==> flow/design.v (excerpt) <==
module dut #(
    parameter int DATAW = 16
)(
    input  wire                 clk,
    input  wire                 rst_n,
    input  wire                 in_valid,
    output wire                 in_ready,
    input  wire signed [DATAW-1:0] in_data,
    output reg                  out_valid,
    input  wire                 out_ready,
    output reg signed [2*DATAW-1:0] out_data
);
    assign in_ready = rst_n && (!out_valid || out_ready);
    always @(posedge clk or negedge rst_n) begin
        if (!rst_n) begin
            out_valid <= 1'b0;
            out_data  <= '0;
        end else begin
            if (in_valid && in_ready) begin
                out_data  <= in_data * in_data;  
                out_valid <= 1'b1;
            end else if (out_valid && out_ready) begin
                out_valid <= 1'b0;
            end
        end
    end
endmodule
export LEC_CHECK = 0
export ABC_AREA = 0
export CAP_MARGIN = 35
export CELL_PAD_IN_SITES_DETAIL_PLACEMENT = 1
export CELL_PAD_IN_SITES_GLOBAL_PLACEMENT = 1
export CORE_ASPECT_RATIO = 1.36
export CORE_MARGIN = 4
export CORE_UTILIZATION = 61
export CTS_CLUSTER_DIAMETER = 392
export CTS_CLUSTER_SIZE = 45
export GPL_ROUTABILITY_DRIVEN = 1
export GPL_TIMING_DRIVEN = 0
export MAX_ROUTING_LAYER = met4
export PLACE_DENSITY = 0.92
export SETUP_SLACK_MARGIN = 0.76
export SLEW_MARGIN = 10
export TNS_END_PERCENT = 45
create_clock -name core_clock -period 12.4 [get_ports {clk}]
run.sh (not shown) runs the stock make flow with config.mk's settings and CLKGATE_MAP_FILE=.
The baseline ran to the end with no violations.
Next try:
ABC_AREA = not set   (was 0)
CAP_MARGIN = 20   (was 35)
CELL_PAD_IN_SITES_DETAIL_PLACEMENT = not set   (was 1)
CELL_PAD_IN_SITES_GLOBAL_PLACEMENT = not set   (was 1)
CORE_ASPECT_RATIO = not set   (was 1.36)
CORE_MARGIN = 2   (was 4)
CORE_UTILIZATION = 64   (was 61)
CTS_CLUSTER_DIAMETER = not set   (was 392)
CTS_CLUSTER_SIZE = not set   (was 45)
GPL_ROUTABILITY_DRIVEN = not set   (was 1)
GPL_TIMING_DRIVEN = not set   (was 0)
MAX_ROUTING_LAYER = not set   (was met4)
PLACE_DENSITY = not set   (was 0.92)
SETUP_SLACK_MARGIN = not set   (was 0.76)
SLEW_MARGIN = 20   (was 10)
TNS_END_PERCENT = not set   (was 45)
clock period = 5.81 ns   (was 12.4 ns; I/O delays follow)
What happened:
- With this change the flow completed and failed the layout checks on setup timing
- setup slack degrades by 3400 ps
- sequential share of layout area fell by 1.6 points
- critical path depth stays the same
- via count rose by 14%
- final area rose by 30%
- utilization rose by 25 points
- synthesized cell count does not change
- synthesized area stays the same
- final cell count rose by 16%
- clock-buffer cell count fell by 2
Next try:
CORE_UTILIZATION = 68   (was 64)
PLACE_DENSITY = 0.6   (was not set)
clock period = 6.47 ns   (was 5.81 ns; I/O delays follow)
Outcome: The new run ran to the end with violations: setup timing; non-clock buffer count came out lower by 29; global-route usage is higher by 0.43 points; wire length is higher by 4.6%; via count increases by 2.4%; sequential cell count stays the same; synthesized area is unchanged; first-iteration DRC count went up by 48%; worst hold slack gets better by 12 ps.

== job 101 ==
dut again, from the RTL that the note above started with.
==> flow/config.mk <==
export PLATFORM = sky130hd
export DESIGN_NAME = dut
export DESIGN_NICKNAME = dut
export VERILOG_FILES = /design/flow/design.v
export SDC_FILE = /design/flow/constraint.sdc
export NUM_CORES = 4
export LEC_CHECK = 0
export CAP_MARGIN = 20
export CELL_PAD_IN_SITES_DETAIL_PLACEMENT = 1
export CELL_PAD_IN_SITES_GLOBAL_PLACEMENT = 1
export CORE_ASPECT_RATIO = 1.15
export CORE_MARGIN = 6
export CORE_UTILIZATION = 19
export CTS_CLUSTER_DIAMETER = 87
export CTS_CLUSTER_SIZE = 64
export GPL_ROUTABILITY_DRIVEN = 1
export GPL_TIMING_DRIVEN = 1
export MAX_ROUTING_LAYER = met4
export MIN_ROUTING_LAYER = met1
export SETUP_SLACK_MARGIN = 2.44
export SLEW_MARGIN = 5
==> flow/constraint.sdc <==
create_clock -name core_clock -period 10.9 [get_ports {clk}]
set_input_delay 2.1800 -clock core_clock [delete_from_list [all_inputs] [get_ports {clk}]]
set_output_delay 2.1800 -clock core_clock [all_outputs]
set_load 0.01 [all_outputs]
Changes in job 102 relative to job 101:
Settings: removing MIN_ROUTING_LAYER (formerly met1); removing MAX_ROUTING_LAYER (formerly met4); removing CORE_ASPECT_RATIO (formerly 1.15); changing CORE_UTILIZATION from 19 to 56; removing CTS_CLUSTER_SIZE (formerly 64); changing SLEW_MARGIN from 5 to 40; setting PLACE_DENSITY to 0.6 for the first time; removing GPL_TIMING_DRIVEN (formerly 1); removing CELL_PAD_IN_SITES_DETAIL_PLACEMENT (formerly 1); removing SETUP_SLACK_MARGIN (formerly 2.44); removing CELL_PAD_IN_SITES_GLOBAL_PLACEMENT (formerly 1); changing CORE_MARGIN from 6 to 2; removing GPL_ROUTABILITY_DRIVEN (formerly 1); removing CTS_CLUSTER_DIAMETER (formerly 87); changing the clock period (ns, I/O delays scaled along) from 10.9 to 7.5.
--- outcome ---
Job 102 ended with every stage complete and zero timing, DRC or antenna violations.
Cmp job 101 and job 102 / worst-case setup slack after placement / lower: job 102
Compared to job 101, job 102 has number of antenna violations at the first check in global routing 4 lower.
The lower clock-buffer cell count came out of job 101.
Here is what was changed in the inputs of job 103 compared with job 102.
Settings: setting PLACE_DENSITY_LB_ADDON to 0.3 for the first time; setting SETUP_SLACK_MARGIN to -0.66 for the first time; setting CELL_PAD_IN_SITES_GLOBAL_PLACEMENT to 0 for the first time; removing PLACE_DENSITY (formerly 0.6); setting CTS_CLUSTER_SIZE to 98 for the first time; changing SLEW_MARGIN from 40 to 20; setting TNS_END_PERCENT to 15 for the first time; setting CTS_CLUSTER_DIAMETER to 336 for the first time; changing CORE_UTILIZATION from 56 to 70.
Job 103 did not stop at any stage, and its layout met the timing, design-rule and antenna checks.
A source of the critical timing path of in_data[15] is what job 102 shows, while in_data[14] belongs to job 103.
Comparing job 103 against job 102, there is no change at all in number of enable-type register cells in the synthesized netlist.
| later-pin clock latency in the skew report | job 103 vs job 102 | ≈ equal |
In job 103, the design area came out 2.3% below the value in job 102.
[inputs] job 104 vs job 103
Settings: putting GPL_ROUTABILITY_DRIVEN at 0 where nothing was set; swapping 0.3 for 0.11 in PLACE_DENSITY_LB_ADDON; clearing CTS_CLUSTER_SIZE, which used to be 98; swapping 336 for 87 in CTS_CLUSTER_DIAMETER; clearing CELL_PAD_IN_SITES_GLOBAL_PLACEMENT, which used to be 0; clearing SETUP_SLACK_MARGIN, which used to be -0.66; putting GPL_TIMING_DRIVEN at 0 where nothing was set; swapping 70 for 19 in CORE_UTILIZATION; clearing TNS_END_PERCENT, which used to be 15; swapping 20 for 5 in SLEW_MARGIN.
--- outcome ---
On hold buffer count at CTS, job 104 and job 103 are neck and neck.
Re global-route wire length before repair: job 103 was lower than job 104.
Final hold slack: job 104 vs job 103 up 0.014 ns
The run showing the smaller total half-perimeter wirelength after legalization and detailed placement is job 103.
In the flow results for job 104 and job 103, the register share of the cell area is larger on job 103.

Setup of main:
Starting RTL as in the previous note.
make LEC_CHECK=0 ABC_AREA=0 CAP_MARGIN=35 CELL_PAD_IN_SITES_DETAIL_PLACEMENT=0 CORE_ASPECT_RATIO=1.41 CORE_MARGIN=2 CORE_UTILIZATION=70 CTS_CLUSTER_DIAMETER=29 CTS_CLUSTER_SIZE=15 GPL_ROUTABILITY_DRIVEN=1 GPL_TIMING_DRIVEN=1 PLACE_DENSITY_LB_ADDON=0.25 SETUP_SLACK_MARGIN=0.76 SLEW_MARGIN=10 TNS_END_PERCENT=45 finish   # period 6.88 ns
main never completed; the flow aborted with a tool error in global routing.
#### Input delta (the feature branch over main)
Settings: clearing ABC_AREA, which used to be 0; swapping 10 for 20 in SLEW_MARGIN; clearing GPL_TIMING_DRIVEN, which used to be 1; clearing CTS_CLUSTER_SIZE, which used to be 15; swapping 70 for 65 in CORE_UTILIZATION; clearing CELL_PAD_IN_SITES_DETAIL_PLACEMENT, which used to be 0; clearing CTS_CLUSTER_DIAMETER, which used to be 29; clearing PLACE_DENSITY_LB_ADDON, which used to be 0.25; clearing SETUP_SLACK_MARGIN, which used to be 0.76; clearing TNS_END_PERCENT, which used to be 45; swapping 35 for 20 in CAP_MARGIN; clearing GPL_ROUTABILITY_DRIVEN, which used to be 1; putting PLACE_DENSITY at 0.6 where nothing was set; clearing CORE_ASPECT_RATIO, which used to be 1.41; swapping 6.88 for 6.23 in the clock period (ns, I/O delays scaled along).
## What came out
- The feature branch: all stages done; final checks FAILED (setup timing).
- Number of distinct library cell variants in the gate-level netlist after synthesis: the feature branch vs main identical
- Re count of flip-flops with a built-in enable after synthesis: no difference whatsoever between main and the feature branch.
- Summary of the feature branch over main: post-cts repair resize count down 30; detailed placer's ending HPWL down 3.0 mm; cell count after placement up 50; horizontal die dimension up 24 µm; final weighted congestion in routability-driven placement down 8.7%.
- In the tables for main and the feature branch, die size reads higher with the feature branch.

## build 92
The RTL this note starts from:
==> flow/design.v <==
`timescale 1ns/1ps
module dut #(
    parameter int DATAW = 16
)(
    input  wire                 clk,
    input  wire                 rst_n,
    input  wire                 in_valid,
    output wire                 in_ready,
    input  wire signed [DATAW-1:0] in_data,
    output reg                  out_valid,
    input  wire                 out_ready,
    output reg signed [2*DATAW-1:0] out_data
);
    assign in_ready = rst_n && (!out_valid || out_ready);
    always @(posedge clk or negedge rst_n) begin
        if (!rst_n) begin
            out_valid <= 1'b0;
            out_data  <= '0;
        end else begin
            if (in_valid && in_ready) begin
                out_data  <= in_data * in_data;  
                out_valid <= 1'b1;
            end else if (out_valid && out_ready) begin
                out_valid <= 1'b0;
            end
        end
    end
endmodule
==> flow/config.mk <==
export PLATFORM = sky130hd
export DESIGN_NAME = dut
export DESIGN_NICKNAME = dut
export VERILOG_FILES = /design/flow/design.v
export SDC_FILE = /design/flow/constraint.sdc
export NUM_CORES = 4
export LEC_CHECK = 0
export ABC_AREA = 1
export CAP_MARGIN = 20
export CORE_MARGIN = 2
export CORE_UTILIZATION = 64
export CTS_CLUSTER_DIAMETER = 189
export CTS_CLUSTER_SIZE = 96
export PLACE_DENSITY = 0.6
export SLEW_MARGIN = 20
export TNS_END_PERCENT = 10
==> flow/constraint.sdc <==
create_clock -name core_clock -period 4.05 [get_ports {clk}]
set_input_delay 0.8100 -clock core_clock [delete_from_list [all_inputs] [get_ports {clk}]]
set_output_delay 0.8100 -clock core_clock [all_outputs]
set_load 0.01 [all_outputs]
Nothing crashed in build 92 and all stages finished; the problem is that the final layout failed, the offending checks being setup timing.
Relative to build 92, the following input files were edited for build 7:
Settings: a deleted ABC_AREA that had been 1; a change of CORE_UTILIZATION from 64 to 19; a deleted CTS_CLUSTER_DIAMETER that had been 189; an added GPL_TIMING_DRIVEN of 0; a deleted PLACE_DENSITY that had been 0.6; a deleted CTS_CLUSTER_SIZE that had been 96; a deleted TNS_END_PERCENT that had been 10; an added GPL_ROUTABILITY_DRIVEN of 0; a change of the clock period (ns, I/O delays scaled along) from 4.05 to 7.5.
- When the final numbers for build 92 and build 7 were put side by side, the number of well taps turned out to be greater in build 7.
- Looking only at total standard cell area after synthesis, and setting everything else aside, the lower value of build 92 and build 7 goes to build 7.
- Having completed the whole flow, build 7 delivered a layout that passed the timing, design-rule and antenna checks.
- The via count reported for build 7 is lower than the one for build 92.
Input-level comparison between build 23 and build 7:
Settings: CTS_CLUSTER_DIAMETER newly set to 379; PLACE_DENSITY_LB_ADDON newly set to 0.3; GPL_ROUTABILITY_DRIVEN removed (was 0); TNS_END_PERCENT newly set to 20; CORE_UTILIZATION changed from 19 to 40; CTS_CLUSTER_SIZE newly set to 100; SETUP_SLACK_MARGIN newly set to -0.52; SLEW_MARGIN changed from 20 to 0; GPL_TIMING_DRIVEN removed (was 0).
==> comparison <==
Relative area change from synthesis to final layout, build 23 and build 7: larger value in build 7
Inputs modified between build 23 and build 83:
Settings: an added HOLD_SLACK_MARGIN of 0.06; a change of SETUP_SLACK_MARGIN from -0.52 to -0.75; an added CORE_ASPECT_RATIO of 1.14.
## What came out
- The flow did not stop early for build 83: all stages ran, and the layout cleared the timing, design-rule and antenna checks.
- Changes observed in build 83 relative to build 23: top fanout value on the critical path fell by 6; final weighted congestion of routability-driven global placement now sits higher; net total in the final layout has decreased.
- Compared to build 23, the router laid down more metal wire for build 83.
- Compared with build 23, build 83 shows combinational share of cell area higher by 0.34 points.
- Build 83 against build 23: minimum setup slack in the final design shows an increase of 0.061 ns, met1 demand-to-capacity share in global routing now smaller.
What build 11 does differently from build 83 at the input level:
Settings: TNS_END_PERCENT no longer set, was 20; HOLD_SLACK_MARGIN no longer set, was 0.06; PLACE_DENSITY now 0.57, previously not set; CELL_PAD_IN_SITES_GLOBAL_PLACEMENT now 3, previously not set; PLACE_DENSITY_LB_ADDON no longer set, was 0.3; CTS_CLUSTER_SIZE now 41, was 100; SLEW_MARGIN now 20, was 0; SETUP_SLACK_MARGIN now -0.66, was -0.75; CTS_CLUSTER_DIAMETER now 336, was 379; CORE_ASPECT_RATIO no longer set, was 1.14.
Findings:
Between build 11 and build 83, the combined area of the multi-input logic cells does not differ in any meaningful way.
Against build 83, build 11 comes in about 7% higher on wire length of the first global-routing pass.
Delta (build 11 minus build 83): data required time at the worst endpoint now sits lower, length of the first detailed-routing pass in iterations now sits lower.
For build 89, these inputs were changed with respect to build 11:
Settings: removing CELL_PAD_IN_SITES_GLOBAL_PLACEMENT (formerly 3); setting CORE_ASPECT_RATIO to 0.5 for the first time; removing PLACE_DENSITY (formerly 0.57); changing SETUP_SLACK_MARGIN from -0.66 to -0.75; changing CTS_CLUSTER_SIZE from 41 to 100; changing SLEW_MARGIN from 20 to 0; changing CTS_CLUSTER_DIAMETER from 336 to 379; setting TNS_END_PERCENT to 20 for the first time; setting PLACE_DENSITY_LB_ADDON to 0.3 for the first time; setting HOLD_SLACK_MARGIN to 0.06 for the first time.
## What came out
Every run in the comparison, build 89 and build 11, completed the flow with a clean layout. [build 89 vs build 11] average routed wire per standard cell: lower in build 89. On build 89: sum of routed wire length over all layers is about 9% lower than what build 11 gave. Looking at global-route wire length before repair, build 89 sits 6.3% below build 11. When the final numbers for build 89 and build 11 were put side by side, the post-layout minimum cycle time turned out to be greater in build 11. Higher met2 routed wirelength among build 89 and build 11: build 11. Core utilization, build 89 and build 11: larger value in build 11.

== the reference run ==
Starts from the design.v that is shown in full above.
clock: 10.9 ns
lec_check: 0
cap_margin: 20
cell_pad_in_sites_detail_placement: 2
cell_pad_in_sites_global_placement: 1
core_aspect_ratio: 1.15
core_margin: 6
core_utilization: 19
cts_cluster_diameter: 87
cts_cluster_size: 64
gpl_routability_driven: 1
gpl_timing_driven: 1
min_routing_layer: met1
slew_margin: 5
The inputs of the trial run differ from those of the reference run as listed below.
# the reference run
export LEC_CHECK = 0
export CAP_MARGIN = 20
export CELL_PAD_IN_SITES_DETAIL_PLACEMENT = 2
export CELL_PAD_IN_SITES_GLOBAL_PLACEMENT = 1
export CORE_ASPECT_RATIO = 1.15
export CORE_MARGIN = 6
export CORE_UTILIZATION = 19
export CTS_CLUSTER_DIAMETER = 87
export CTS_CLUSTER_SIZE = 64
export GPL_ROUTABILITY_DRIVEN = 1
export GPL_TIMING_DRIVEN = 1
export MIN_ROUTING_LAYER = met1
export SLEW_MARGIN = 5
create_clock -name core_clock -period 10.9 [get_ports {clk}]
# the trial run
export LEC_CHECK = 0
export CAP_MARGIN = 20
export CELL_PAD_IN_SITES_GLOBAL_PLACEMENT = 1
export CORE_MARGIN = 6
export CORE_UTILIZATION = 19
export CTS_CLUSTER_DIAMETER = 87
export GPL_ROUTABILITY_DRIVEN = 0
export GPL_TIMING_DRIVEN = 0
export SLEW_MARGIN = 5
create_clock -name core_clock -period 7.5 [get_ports {clk}]
Notes after the runs:
- Changes observed in the trial run relative to the reference run: number of standard cells in the final layout excluding fillers up 24, total met2 wirelength after detailed routing -3500 um, post-route cell area shows an increase of 1.5%.
- In the tables for the trial run and the reference run, met1 track demand over resource in global routing reads lower with the reference run.
